## run A
Design ALU_microprocessor, start of the top module:
module ALU_microprocessor (
  input      [ 5:0]   alu_ctrl  ,
  input      [31:0]   in_1      ,
  input      [31:0]   in_2      ,
  input               alu_clk   ,
  output reg [31:0]   alu_rslt  ,
  output     [ 4:0]   alu_checks             
);
For scale: about 3700 cells after synthesis, roughly 37 flip-flops, about 22000 µm² of cells after synthesis.
clock: 4.43 ns
lec_check: 0
abc_area: 1
cap_margin: 20
core_margin: 2
core_utilization: 72
cts_cluster_diameter: 371
cts_cluster_size: 99
setup_slack_margin: 0.25
slew_margin: 20
tns_end_percent: 5
run.sh (not shown) runs the stock make flow with config.mk's settings and CLKGATE_MAP_FILE=.
The log for run A ends in 4_1_cts with error DPL-0033, so the run never completed.
## Diff of input files: run B against run A
==> flow/config.mk <==
export PLATFORM = sky130hd
export DESIGN_NAME = ALU_microprocessor
export DESIGN_NICKNAME = ALU_microprocessor
export VERILOG_FILES = /design/flow/design.v
export SDC_FILE = /design/flow/constraint.sdc
export NUM_CORES = 4
export LEC_CHECK = 0
export CAP_MARGIN = 20
export CORE_MARGIN = 2
export CORE_UTILIZATION = 40
export SLEW_MARGIN = 20
==> flow/constraint.sdc <==
create_clock -name core_clock -period 7.0 [get_ports {alu_clk}]
set_input_delay 1.4000 -clock core_clock [delete_from_list [all_inputs] [get_ports {alu_clk}]]
set_output_delay 1.4000 -clock core_clock [all_outputs]
set_load 0.01 [all_outputs]
==> comparison <==
- Run B reached the final stage; the timing, DRC and antenna checks on its layout passed.
- Min synthesized area per cell across run B and run A: run A
- Run B vs run A, xor/xnor cell area share of the yosys netlist went up by 8.9 points.
- Summary of the comparison: post-synth net total is lower in run B, relative to run A.
- Looking at die area, run B sits about 46% higher than run A does.
- Sum of net half-perimeters after detailed placement: run B < run A
- [run B] fraction of synthesized area in multiplexers rose 1.6 points relative to run A
- Comparing run B and run A, the lower height of the die is on run A.
- Synthesis area per yosys: run B < run A
- Taking run B over run A, the combined area of all synthesized cells ratio works out to 0.817.
- Cmp run B vs run A: starting density of the core lower in run B
diff inputs: run B => run C
--- a/flow/config.mk
+++ b/flow/config.mk
@@ -6,6 +6,13 @@
 export NUM_CORES = 4
 export LEC_CHECK = 0
-export CAP_MARGIN = 20
+export CAP_MARGIN = 15
+export CELL_PAD_IN_SITES_DETAIL_PLACEMENT = 1
 export CORE_MARGIN = 2
 export CORE_UTILIZATION = 40
+export CTS_CLUSTER_DIAMETER = 55
+export CTS_CLUSTER_SIZE = 59
+export GPL_ROUTABILITY_DRIVEN = 0
+export GPL_TIMING_DRIVEN = 0
+export HOLD_SLACK_MARGIN = -0.08
+export MAX_ROUTING_LAYER = met4
 export SLEW_MARGIN = 20
## What came out
The number of non-clock inverters in the layout was comparable across run C and run B. Taking run B as the reference, in run C total power moved down, clock buffer count in the final layout moved down, final core utilization moved down. Comparing run B with run C, the sequential share of layout area came out essentially unchanged. Of run C and run B, only run C fails to finish with a clean layout. Status run C: flow complete, layout not clean - negative setup slack. Compared with run B, in run C number of input and output port buffers inserted now smaller, aggregate global-route resource usage now smaller, largest voltage drop on the vdd net now larger, proportion of power drawn by flip-flops and latches now larger, final critical delay including setup and external delays now larger. Run C against run B; wire length is down by a few percent.
Here is what was changed in the inputs of run D compared with run C.
==> flow/config.mk <==
export PLATFORM = sky130hd
export DESIGN_NAME = ALU_microprocessor
export DESIGN_NICKNAME = ALU_microprocessor
export VERILOG_FILES = /design/flow/design.v
export SDC_FILE = /design/flow/constraint.sdc
export NUM_CORES = 4
export LEC_CHECK = 0
export CAP_MARGIN = 40
export CORE_MARGIN = 2
export CORE_UTILIZATION = 48
export CTS_CLUSTER_DIAMETER = 197
export CTS_CLUSTER_SIZE = 99
export GPL_ROUTABILITY_DRIVEN = 0
export SETUP_SLACK_MARGIN = -0.65
export SLEW_MARGIN = 20
export TNS_END_PERCENT = 35
==> comparison <==
- Run D went all the way through the flow, and no timing, DRC or antenna check failed.
- Where static leakage power is concerned, run C is better than run D.
- Met2 usage in global routing: run D vs run C up 5.5 points
- Summary of run D over run C: post-route cell area higher; final net count higher; non-clock buffer count higher.
- In run D the number of antenna violations at the first check in global routing turned out 4 higher than in run C.
- Row number of global-route vias before repair: run D lower / run C higher
- Sort run C and run D by share of total power in the clock network asc -> top: run D
- ~same reported sequential group power in run C and run D
- Compared to run C, run D has overall fraction of global-route tracks in use 2.0 points higher.
Input-level comparison between run E and run D:
==> flow/config.mk <==
export PLATFORM = sky130hd
export DESIGN_NAME = ALU_microprocessor
export DESIGN_NICKNAME = ALU_microprocessor
export VERILOG_FILES = /design/flow/design.v
export SDC_FILE = /design/flow/constraint.sdc
export NUM_CORES = 4
export LEC_CHECK = 0
export CAP_MARGIN = 15
export CELL_PAD_IN_SITES_DETAIL_PLACEMENT = 1
export CELL_PAD_IN_SITES_GLOBAL_PLACEMENT = 3
export CORE_ASPECT_RATIO = 1.73
export CORE_MARGIN = 3
export CORE_UTILIZATION = 54
export CTS_CLUSTER_DIAMETER = 55
export CTS_CLUSTER_SIZE = 59
export GPL_ROUTABILITY_DRIVEN = 0
export GPL_TIMING_DRIVEN = 0
export HOLD_SLACK_MARGIN = -0.08
export MAX_ROUTING_LAYER = met5
export PLACE_DENSITY_LB_ADDON = 0.05
export SLEW_MARGIN = 35
## What came out
Across run D and run E, a clean result was obtained everywhere but in run E. [run E vs run D] effective utilization at floorplan: higher in run E. The core area number comes out higher for run D vs run E. Die size (run E over run D): decrease, 8.8%. Going from run D to run E, number of core rows saw an increase, chip area in the Yosys report saw little to no change.
What run F does differently from run E at the input level:
==> flow/config.mk <==
export PLATFORM = sky130hd
export DESIGN_NAME = ALU_microprocessor
export DESIGN_NICKNAME = ALU_microprocessor
export VERILOG_FILES = /design/flow/design.v
export SDC_FILE = /design/flow/constraint.sdc
export NUM_CORES = 4
export LEC_CHECK = 0
export CAP_MARGIN = 20
export CORE_ASPECT_RATIO = 1.8
export CORE_MARGIN = 2
export CORE_UTILIZATION = 55
export CTS_CLUSTER_DIAMETER = 306
export CTS_CLUSTER_SIZE = 100
export GPL_ROUTABILITY_DRIVEN = 0
export HOLD_SLACK_MARGIN = -0.08
export PLACE_DENSITY = 0.4
export SETUP_SLACK_MARGIN = -0.7
export SLEW_MARGIN = 20
export TNS_END_PERCENT = 5
==> comparison <==
Run E -> run F: synthesized area per cell delta 0, exact match
The area of the die of run F was superior to that of run E.
For run F, the flow was terminated by a tool error in 5_1_grt and produced no final design.
Diff run E -> run F: floorplan core area went down 0.76%, floorplan die height held, number of rows created at floorplan went up 2.3%.


Starting RTL as in the previous note.
Settings: LEC_CHECK=0, CAP_MARGIN=5, CORE_MARGIN=2, CORE_UTILIZATION=72, CTS_CLUSTER_DIAMETER=99, CTS_CLUSTER_SIZE=57, PLACE_DENSITY=0.65, SLEW_MARGIN=20; clock period 3.59 ns.
The starting point never finished: it broke off in detailed placement (3_5_place_dp).
Next try:
- CAP_MARGIN: 5 -> 20
- CORE_MARGIN: 2 -> 7
- CORE_UTILIZATION: 72 -> 40
- CTS_CLUSTER_DIAMETER: 99 -> unset
- CTS_CLUSTER_SIZE: 57 -> unset
- PLACE_DENSITY: 0.65 -> unset
- TNS_END_PERCENT: unset -> 70
- clock period: 3.59 -> 7.0 ns (I/O delays scaled with it)
With this change the flow passed the timing, DRC and antenna checks.
Die size rises by about 90%.
Synthesized cell count stays the same.
Area after synthesis is unchanged.
Next try:
- CORE_MARGIN: 7 -> 2
- CORE_UTILIZATION: 40 -> 71
- CTS_CLUSTER_DIAMETER: unset -> 96
- CTS_CLUSTER_SIZE: unset -> 37
- SETUP_SLACK_MARGIN: unset -> -0.32
- clock period: 7.0 -> 4.87 ns (I/O delays scaled with it)
=>
- This time the run aborted during global routing (5_1_grt) on GRT-0116
- synthesized cell count stays the same
- synthesized area does not change
- die area is lower by 48%
Next try:
- CORE_UTILIZATION: 71 -> 51
- CTS_CLUSTER_DIAMETER: 96 -> 396
- CTS_CLUSTER_SIZE: 37 -> 97
- SETUP_SLACK_MARGIN: -0.32 -> unset
- TNS_END_PERCENT: 70 -> 10
- clock period: 4.87 -> 3.82 ns (I/O delays scaled with it)
Effect: This time the run completed, yet does not pass: negative setup slack. Synthesized area is unchanged. Die area came out higher by 38%. Synthesized cell count does not change.
Next try:
- CAP_MARGIN: 20 -> 5
- CORE_UTILIZATION: 51 -> 72
- CTS_CLUSTER_DIAMETER: 396 -> 99
- CTS_CLUSTER_SIZE: 97 -> 57
- PLACE_DENSITY: unset -> 0.65
- SETUP_SLACK_MARGIN: unset -> 1.03
- TNS_END_PERCENT: 10 -> unset
- clock period: 3.82 -> 3.59 ns (I/O delays scaled with it)
With this change the flow did not get past detailed placement (3_5_place_dp) (DPL-0038).
Die size decreases by 29%.
Synthesized area is unchanged.
Synthesized cell count does not change.


== JK ==
The RTL this note starts from:
==> flow/design.v <==
`timescale 1ns / 1ps
module ALU_microprocessor (
  input      [ 5:0]   alu_ctrl  ,
  input      [31:0]   in_1      ,
  input      [31:0]   in_2      ,
  input               alu_clk   ,
  output reg [31:0]   alu_rslt  ,
  output     [ 4:0]   alu_checks             
);
reg             N;                           
reg             Z;                           
reg             C;                           
reg             V;                           
reg             P;                           
always @(posedge alu_clk) begin
  case(alu_ctrl)
    5'd0 :  begin   
      {C,alu_rslt} = in_1 + in_2;            
      Z            = (alu_rslt==32'b0);
      N            = alu_rslt[31];
      V            = in_1[31]&&(in_2[31])&&(!alu_rslt[31]) || (!in_1[31])&&(!in_2[31])&&alu_rslt[31];
      P            = ^alu_rslt;
    end
    5'd1 :  begin   
      {C,alu_rslt} = in_1 + (-in_2);         
      C            = !C;
      Z            = (alu_rslt==32'b0);
      N            = alu_rslt[31];
      V            = in_1[31]&&(!in_2[31])&&(!alu_rslt[31]) || (!in_1[31])&&(in_2[31])&&alu_rslt[31];
      P            = ^alu_rslt;
    end
    5'd2 :  begin
      alu_rslt = in_1;                       
      Z        = (alu_rslt==32'b0);
      N        = alu_rslt[31];
      V        = 0;    
      C        = 0;
      P        = ^alu_rslt;
    end
     5'd3 :  begin
      alu_rslt = in_2;                       
      Z        = (alu_rslt==32'b0);
      N        = alu_rslt[31];
      V        = 0;    
      C        = 0;
      P        = ^alu_rslt;
    end
     5'd4 :  begin
      {C,alu_rslt} = in_1 + 1;               
      Z        = (alu_rslt==32'b0);
      N        = alu_rslt[31];
      V        = 0;
      P        = ^alu_rslt;    
    end
    5'd5 :  begin
      {C,alu_rslt} = in_2 + 1;               
      Z        = (alu_rslt==32'b0);
      N        = alu_rslt[31];
      V        = 0;   
      P        = ^alu_rslt; 
    end
    5'd6 :  begin
      alu_rslt = in_1 - 1;                   
      Z        = (alu_rslt==32'b0);
      N        = alu_rslt[31];
      V        = 0;    
      C        = alu_rslt[31];
      P        = ^alu_rslt;
    end
    5'd7 :  begin
      alu_rslt = in_2 - 1;                   
      Z        = (alu_rslt==32'b0);
      N        = alu_rslt[31];
      V        = 0;    
      C        = alu_rslt[31];
      P        = ^alu_rslt;
    end
    5'd8 :  begin   
      alu_rslt = in_1 & in_2;                
      Z        = (alu_rslt==32'b0);
      N        = alu_rslt[31];
      C        = 0;                          
      V        = 0;                          
      P        = ^alu_rslt;
    end
    5'd9 :  begin  
      alu_rslt = in_1 | in_2;                
      Z        = (alu_rslt==32'b0);
      N        = alu_rslt[31];
      V        = 0;                          
      C        = 0;                          
      P        = ^alu_rslt;
    end
    5'd10:  begin  
      alu_rslt = ~(in_1 & in_2);             
      Z        = (alu_rslt==32'b0);
      N        = alu_rslt[31];
      V        = 0;                          
      C        = 0;                          
      P        = ^alu_rslt;
    end
    5'd11:  begin  
      alu_rslt = ~(in_1 | in_2);             
      Z        = (alu_rslt==32'b0);
      N        = alu_rslt[31];
      V        = 0;                          
      C        = 0;                          
      P        = ^alu_rslt;
    end
    5'd12:  begin  
      alu_rslt = ~(in_1 ^ in_2);             
      Z        = (alu_rslt==32'b0);
      N        = alu_rslt[31];
      V        = 0;                          
      C        = 0;                          
      P        = ^alu_rslt;
    end
    5'd13:  begin  
      alu_rslt = in_1 ^ in_2;                
      Z        = (alu_rslt==32'b0);
      N        = alu_rslt[31];
      V        = 0;                          
      C        = 0;                          
      P        = ^alu_rslt;
    end
    5'd14:  begin  
      alu_rslt = ~in_1;                      
      Z        = (alu_rslt==32'b0);
      N        = alu_rslt[31];
      V        = 0;                          
      C        = 0;                          
      P        = ^alu_rslt;
    end
    5'd15:  begin  
      alu_rslt = ~in_2;                      
      Z        = (alu_rslt==32'b0);
      N        = alu_rslt[31];
      V        = 0;                          
      C        = 0;                          
      P        = ^alu_rslt;
    end
    5'd16:  begin
      alu_rslt = in_1 << 1;                  
      Z        = (alu_rslt==32'b0);
      N        = alu_rslt[31];
      V        = 0;                          
      C        = alu_rslt[31];
      P        = ^alu_rslt;
    end
    5'd17:  begin
      alu_rslt = in_2 << 1;                  
      Z        = (alu_rslt==32'b0);
      N        = alu_rslt[31];
      V        = 0;                          
      C        = alu_rslt[31];
      P        = ^alu_rslt;
    end
    5'd18:  begin
      alu_rslt = in_1 >> 1;                  
      Z        = (alu_rslt==32'b0);
      N        = alu_rslt[31];
      V        = 0;                          
      C        = alu_rslt[0];
      P        = ^alu_rslt;
    end
    5'd19:  begin
      alu_rslt = in_1 >> 1;                  
      Z        = (alu_rslt==32'b0);
      N        = alu_rslt[31];
      V        = 0;                          
      C        = alu_rslt[0];
      P        = ^alu_rslt;
    end
    5'd20:  begin
      alu_rslt = {in_1[30:0], in_1[31]};     
      Z        = (alu_rslt==32'b0);
      N        = 0;                          
      V        = 0;                          
      C        = 0;                          
      P        = ^alu_rslt;
    end
    5'd21:  begin
      alu_rslt = {in_2[30:0], in_2[31]};     
      Z        = (alu_rslt==32'b0);
      N        = 0;                          
      V        = 0;                          
      C        = 0;                          
      P        = ^alu_rslt;
    end
    5'd22:  begin
      alu_rslt = {in_1[0], in_1[31:1]};      
      Z        = (alu_rslt==32'b0);
      N        = 0;                          
      V        = 0;                          
      C        = 0;                          
      P        = ^alu_rslt;
    end
    5'd23:  begin
      alu_rslt = {in_2[0], in_2[31:1]};      
      Z        = (alu_rslt==32'b0);
      N        = 0;                          
      V        = 0;                          
      C        = 0;                          
      P        = ^alu_rslt;
    end
    default:  begin                          
      alu_rslt = 0; 
      {P,N,Z,C,V}= 5'b00100;                    
    end
  endcase  
end  
assign alu_checks = {P,V,Z,C,N};               
endmodule  
==> flow/config.mk <==
export PLATFORM = sky130hd
export DESIGN_NAME = ALU_microprocessor
export DESIGN_NICKNAME = ALU_microprocessor
export VERILOG_FILES = /design/flow/design.v
export SDC_FILE = /design/flow/constraint.sdc
export NUM_CORES = 4
export LEC_CHECK = 0
export CAP_MARGIN = 20
export CORE_MARGIN = 2
export CORE_UTILIZATION = 55
export CTS_CLUSTER_DIAMETER = 306
export CTS_CLUSTER_SIZE = 100
export GPL_ROUTABILITY_DRIVEN = 0
export HOLD_SLACK_MARGIN = 0.24
export PLACE_DENSITY = 0.4
export SETUP_SLACK_MARGIN = -0.7
export SLEW_MARGIN = 20
export TNS_END_PERCENT = 5
==> flow/constraint.sdc <==
create_clock -name core_clock -period 7.0 [get_ports {alu_clk}]
set_input_delay 1.4000 -clock core_clock [delete_from_list [all_inputs] [get_ports {alu_clk}]]
set_output_delay 1.4000 -clock core_clock [all_outputs]
set_load 0.01 [all_outputs]
JK went all the way through synthesis, placement and routing and the layout is clean on timing, DRC and antenna.
#### Input delta (MS over JK)
==> flow/config.mk <==
export PLATFORM = sky130hd
export DESIGN_NAME = ALU_microprocessor
export DESIGN_NICKNAME = ALU_microprocessor
export VERILOG_FILES = /design/flow/design.v
export SDC_FILE = /design/flow/constraint.sdc
export NUM_CORES = 4
export LEC_CHECK = 0
export CAP_MARGIN = 20
export CORE_MARGIN = 2
export CORE_UTILIZATION = 66
export CTS_CLUSTER_SIZE = 57
export SLEW_MARGIN = 20
==> flow/constraint.sdc <==
create_clock -name core_clock -period 4.6 [get_ports {alu_clk}]
set_input_delay 0.9200 -clock core_clock [delete_from_list [all_inputs] [get_ports {alu_clk}]]
set_output_delay 0.9200 -clock core_clock [all_outputs]
set_load 0.01 [all_outputs]
Findings:
- MS never completed; the flow aborted with a tool error in 5_1_grt.
- Looking at floorplan die height across MS and JK, the one that comes out lower is MS.
- Delta (MS minus JK): cell area after placement now larger, number of placed instances, taps included now larger, chip area estimate from yosys synthesis comparable, quantity of hold-fixing buffers added after cts comparable.
- Die footprint of MS falls short of that of JK by more than 10%.
- Status: synthesized cell count parity (JK, MS)
- The area of the core number comes out lower for MS vs JK.
- JK → MS: post-DP HPWL climbed 8.3%; post-CTS setup-driven buffer insertion count rose 30; floorplan-stage core utilization went up by 12 points.
Input-level comparison between AL and MS:
diff --git a/flow/config.mk b/flow/config.mk
--- a/flow/config.mk
+++ b/flow/config.mk
@@ -8,5 +8,4 @@
 export CAP_MARGIN = 20
 export CORE_MARGIN = 2
-export CORE_UTILIZATION = 66
-export CTS_CLUSTER_SIZE = 57
+export CORE_UTILIZATION = 48
 export SLEW_MARGIN = 20
==> flow/constraint.sdc <==
create_clock -name core_clock -period 6.87 [get_ports {alu_clk}]
set_input_delay 1.3740 -clock core_clock [delete_from_list [all_inputs] [get_ports {alu_clk}]]
set_output_delay 1.3740 -clock core_clock [all_outputs]
set_load 0.01 [all_outputs]
Findings:
- AL completed end to end with timing, DRC and antenna clean.
- Summary of AL over MS: number of rows in the core area picked up an extra 11, number of placed cells counting well taps lost 377, final weighted congestion in routability-driven placement lost 0.063.
- MS → AL: sequential cell area fraction in the yosys report level, area of the synthesized netlist per yosys stat roughly the same, placed wire-length estimate after detailed placement increased by about 2.2% relative to the old numbers.
- In the flow results for AL and MS, the post-CTS repair timing setup buffer count is smaller on AL.
#### Input delta (TR over AL)
diff --git a/flow/config.mk b/flow/config.mk
--- a/flow/config.mk
+++ b/flow/config.mk
@@ -8,4 +8,7 @@
 export CAP_MARGIN = 20
 export CORE_MARGIN = 2
-export CORE_UTILIZATION = 48
+export CORE_UTILIZATION = 59
+export CTS_CLUSTER_DIAMETER = 27
+export CTS_CLUSTER_SIZE = 40
+export SETUP_SLACK_MARGIN = 1.15
 export SLEW_MARGIN = 20
==> flow/constraint.sdc <==
create_clock -name core_clock -period 6.03 [get_ports {alu_clk}]
set_input_delay 1.2060 -clock core_clock [delete_from_list [all_inputs] [get_ports {alu_clk}]]
set_output_delay 1.2060 -clock core_clock [all_outputs]
set_load 0.01 [all_outputs]
### Flow results
Against AL as the reference, TR delivers a lower part of the total power dissipated in the clock network.
Looking at count of clock-net buffers in the final layout across TR and AL, the one that comes out lower is TR.
Design internal power for TR is higher than for AL.
Core utilization: TR and AL compared, higher one is TR
In TR the number of instances in the placed design turned out about 1% lower than in AL.
Total power divided by cell area, TR vs AL: up by more than 10%
Taking AL as the reference, in TR worst slack at placement moved down; full die area now sits lower.
Signal arrival time at the worst endpoint: TR and AL compared, higher one is AL
Slowest cell on the critical path = a221oi_2: TR; slowest cell on the critical path = fa_1: AL
Hold slack for TR: 540 ps down relative to AL
Looking at the reports, TR completed the entire flow and the layout it produced met the timing, DRC and antenna checks.
For PW, these inputs were changed with respect to TR:
diff --git a/flow/config.mk b/flow/config.mk
--- a/flow/config.mk
+++ b/flow/config.mk
@@ -8,7 +8,4 @@
 export CAP_MARGIN = 20
 export CORE_MARGIN = 2
-export CORE_UTILIZATION = 59
-export CTS_CLUSTER_DIAMETER = 27
-export CTS_CLUSTER_SIZE = 40
-export SETUP_SLACK_MARGIN = 1.15
+export CORE_UTILIZATION = 40
 export SLEW_MARGIN = 20
==> flow/constraint.sdc <==
create_clock -name core_clock -period 5.65 [get_ports {alu_clk}]
set_input_delay 1.1300 -clock core_clock [delete_from_list [all_inputs] [get_ports {alu_clk}]]
set_output_delay 1.1300 -clock core_clock [all_outputs]
set_load 0.01 [all_outputs]
==> results <==
Taking TR as the reference point, the aggregate routed wire length of PW rises by 15000 um.
In the tables for PW and TR, routed metal-1 wirelength reads lower with TR.
From PW to TR, count of flip-flops and latches did not move at all.
Comparing the two runs side by side, PW comes out behind TR on total power of the final layout.
Of PW and TR, the run reporting the lower final critical-path setup slack was PW.
Via count normalized by instance count (TR / PW): 1.16
Portion of the layout cell area used by clock cells in PW is 0.17 points lower than in TR
Power is estimated from default activity; no workload was simulated.
